==> run Y: inputs <==
## top
module top(
	clk,
	n_rst,
	bt,
	btstar,
	led
);
parameter T_1S = 20'd1_000_000;  
parameter T_20MS = 15'd20_000;  
input clk;
input n_rst;
input [9:0] bt;
input btstar;
output led;
wire [9:0] bt_w;
wire btstar_w;
wire led_w;
bd_if #(
	.T_1S(T_1S),
	.T_20MS(T_20MS)
) u_bd_if(
    .clk(clk),
    .n_rst(n_rst),
    .bt_i(bt),
    .btstar_i(btstar),
    .led_i(led_w),
    .bt_o(bt_w),
    .btstar_o(btstar_w),
    .led_o(led)
);
doorlock_hdl u_doorlock(
    .clk(clk),
    .n_rst(n_rst),
    .bt(bt_w),
    .btstar(btstar_w),
    .led(led_w)
);
endmodule
==> flow/config.mk <==
export PLATFORM = sky130hd
export DESIGN_NAME = top
export DESIGN_NICKNAME = top
export VERILOG_FILES = /design/flow/design.v
export SDC_FILE = /design/flow/constraint.sdc
export NUM_CORES = 4
export LEC_CHECK = 0
export ABC_AREA = 1
export CAP_MARGIN = 15
export CELL_PAD_IN_SITES_GLOBAL_PLACEMENT = 0
export CORE_MARGIN = 2
export CORE_UTILIZATION = 72
export CTS_CLUSTER_DIAMETER = 353
export CTS_CLUSTER_SIZE = 13
export GPL_TIMING_DRIVEN = 1
export HOLD_SLACK_MARGIN = 0.23
export MIN_ROUTING_LAYER = met1
export PLACE_DENSITY = 0.4
export SETUP_SLACK_MARGIN = 0.45
export SLEW_MARGIN = 20
==> flow/constraint.sdc <==
create_clock -name core_clock -period 1.91 [get_ports {clk}]
set_input_delay 0.3820 -clock core_clock [delete_from_list [all_inputs] [get_ports {clk}]]
set_output_delay 0.3820 -clock core_clock [all_outputs]
set_load 0.01 [all_outputs]
run.sh (not shown) runs the stock make flow with config.mk's settings and CLKGATE_MAP_FILE=.
==> run R: changes against run Y <==
==> flow/config.mk (replaced) <==
export PLATFORM = sky130hd
export DESIGN_NAME = top
export DESIGN_NICKNAME = top
export VERILOG_FILES = /design/flow/design.v
export SDC_FILE = /design/flow/constraint.sdc
export NUM_CORES = 4
export LEC_CHECK = 0
export CAP_MARGIN = 20
export CORE_MARGIN = 2
export CORE_UTILIZATION = 72
export CTS_CLUSTER_DIAMETER = 51
export PLACE_DENSITY = 0.67
export SETUP_SLACK_MARGIN = 2.04
export SLEW_MARGIN = 20
==> flow/constraint.sdc (replaced) <==
create_clock -name core_clock -period 7.47 [get_ports {clk}]
set_input_delay 1.4940 -clock core_clock [delete_from_list [all_inputs] [get_ports {clk}]]
set_output_delay 1.4940 -clock core_clock [all_outputs]
set_load 0.01 [all_outputs]
==> run M: changes against run Y <==
==> flow/config.mk (replaced) <==
export PLATFORM = sky130hd
export DESIGN_NAME = top
export DESIGN_NICKNAME = top
export VERILOG_FILES = /design/flow/design.v
export SDC_FILE = /design/flow/constraint.sdc
export NUM_CORES = 4
export LEC_CHECK = 0
export ABC_AREA = 1
export CAP_MARGIN = 40
export CORE_ASPECT_RATIO = 0.98
export CORE_MARGIN = 2
export CORE_UTILIZATION = 72
export CTS_CLUSTER_DIAMETER = 90
export CTS_CLUSTER_SIZE = 13
export PLACE_DENSITY_LB_ADDON = 0.2
export SETUP_SLACK_MARGIN = 0.43
export SLEW_MARGIN = 20
==> run D: changes against run Y <==
==> flow/config.mk (replaced) <==
export PLATFORM = sky130hd
export DESIGN_NAME = top
export DESIGN_NICKNAME = top
export VERILOG_FILES = /design/flow/design.v
export SDC_FILE = /design/flow/constraint.sdc
export NUM_CORES = 4
export LEC_CHECK = 0
export ABC_AREA = 1
export CAP_MARGIN = 40
export CELL_PAD_IN_SITES_GLOBAL_PLACEMENT = 3
export CORE_ASPECT_RATIO = 0.61
export CORE_MARGIN = 7
export CORE_UTILIZATION = 40
export CTS_CLUSTER_DIAMETER = 192
export CTS_CLUSTER_SIZE = 13
export GPL_TIMING_DRIVEN = 1
export HOLD_SLACK_MARGIN = -0.04
export PLACE_DENSITY = 0.64
export SETUP_SLACK_MARGIN = -0.18
export SLEW_MARGIN = 20
==> flow/constraint.sdc (replaced) <==
create_clock -name core_clock -period 5.15 [get_ports {clk}]
set_input_delay 1.0300 -clock core_clock [delete_from_list [all_inputs] [get_ports {clk}]]
set_output_delay 1.0300 -clock core_clock [all_outputs]
set_load 0.01 [all_outputs]
==> results <==
Run Y finished clean. Run R went through all stages and came out clean. Run D produced a clean layout. Run M passed the timing, design-rule and antenna checks.
Between run Y and run M, the lower sequential share of layout area is in run Y (gap 0.16 points).
Register-to-register slack, lowest first: run M, run Y, run D, run R.
In sequential power, run M is at 3.5 times the value of run R.
Critical path depth: run Y > run M > run R > run D.
The highest clock power belongs to run M, the lowest to run R.
Between run Y and run M, the lower final cell count is in run M (gap 0.21%, measured against run M).
The lowest wire length belongs to run R, the highest to run M.
In synthesized cell count, run M and run Y do not differ.
In run Y the via count is lower than in run M, by about 5.6%.
The lowest first-iteration DRC count belongs to run R, the highest to run M.
==> figures <==
TAP cells: run Y 220; run M 216; run D 382; run R 180
Non-Clock Buffer Area Fraction: run Y 6.168%; run M 6.077%; run D 1.348%; run R 1.336%
Number of DRC violations after detailed-routing iteration 0: run Y 924; run M 1,410; run D 773; run R 485
Result of the run: run Y complete, no violations; run M complete, no violations; run D complete, no violations; run R complete, no violations
Power per unit of standard cell area: run Y 633.7 nW/um^2; run M 643.4 nW/um^2; run D 257.9 nW/um^2; run R 241.5 nW/um^2
Sw Ratio: run Y 24.31%; run M 25.05%; run D 23.99%; run R 25.53%
Kind of path behind the tightest hold check: run Y input pin to asynchronous set/reset pin; run M input pin to asynchronous set/reset pin; run D register to register; run R register to register
Die outline area: run Y 17,630 sq um; run M 17,630 sq um; run D 35,030 sq um; run R 15,370 sq um
Largest net degree at the start of global routing: run Y 56; run M 58; run D 108; run R 137
Buffering stage count on the worst path with inverters included: run Y 3; run M 2; run D 1; run R 1
Register share after synthesis: run Y 46.12%; run M 46.12%; run D 46.12%; run R 53.13%
Largest cell class by area: run Y combinational gates; run M combinational gates; run D sequential cells; run R sequential cells
Power drawn by the combinational cells: run Y 0.721 mW; run M 0.750 mW; run D 0.207 mW; run R 0.233 mW
Hold Path End: run Y -; run M -; run D u_bd_if.u_edgedet_p0.b0_d2; run R u_bd_if.u_edgedet_p3.b0_d1
Number of non-clock buffers in the layout: run Y 107; run M 105; run D 18; run R 15
Summed instance area of the synthesized netlist: run Y 11,940 sq um; run M 11,940 sq um; run D 11,940 sq um; run R 10,360 sq um
Setup repair after global routing missed its margin: run Y yes; run M yes; run D no; run R no
Total vias in the final route: run Y 11,239; run M 11,907; run D 9,601; run R 7,886
Max VDD drop: run Y 732.5 uV; run M 754.1 uV; run D 176.4 uV; run R 194.1 uV
Clock group total power: run Y 3.68 mW; run M 3.77 mW; run D 1.38 mW; run R 1.18 mW
Number of nets in the synthesized netlist: run Y 1,613; run M 1,613; run D 1,613; run R 1,061
Hold Path Cell Cnt: run Y -; run M -; run D 0; run R 0
Power and IR drop assume default switching activity.
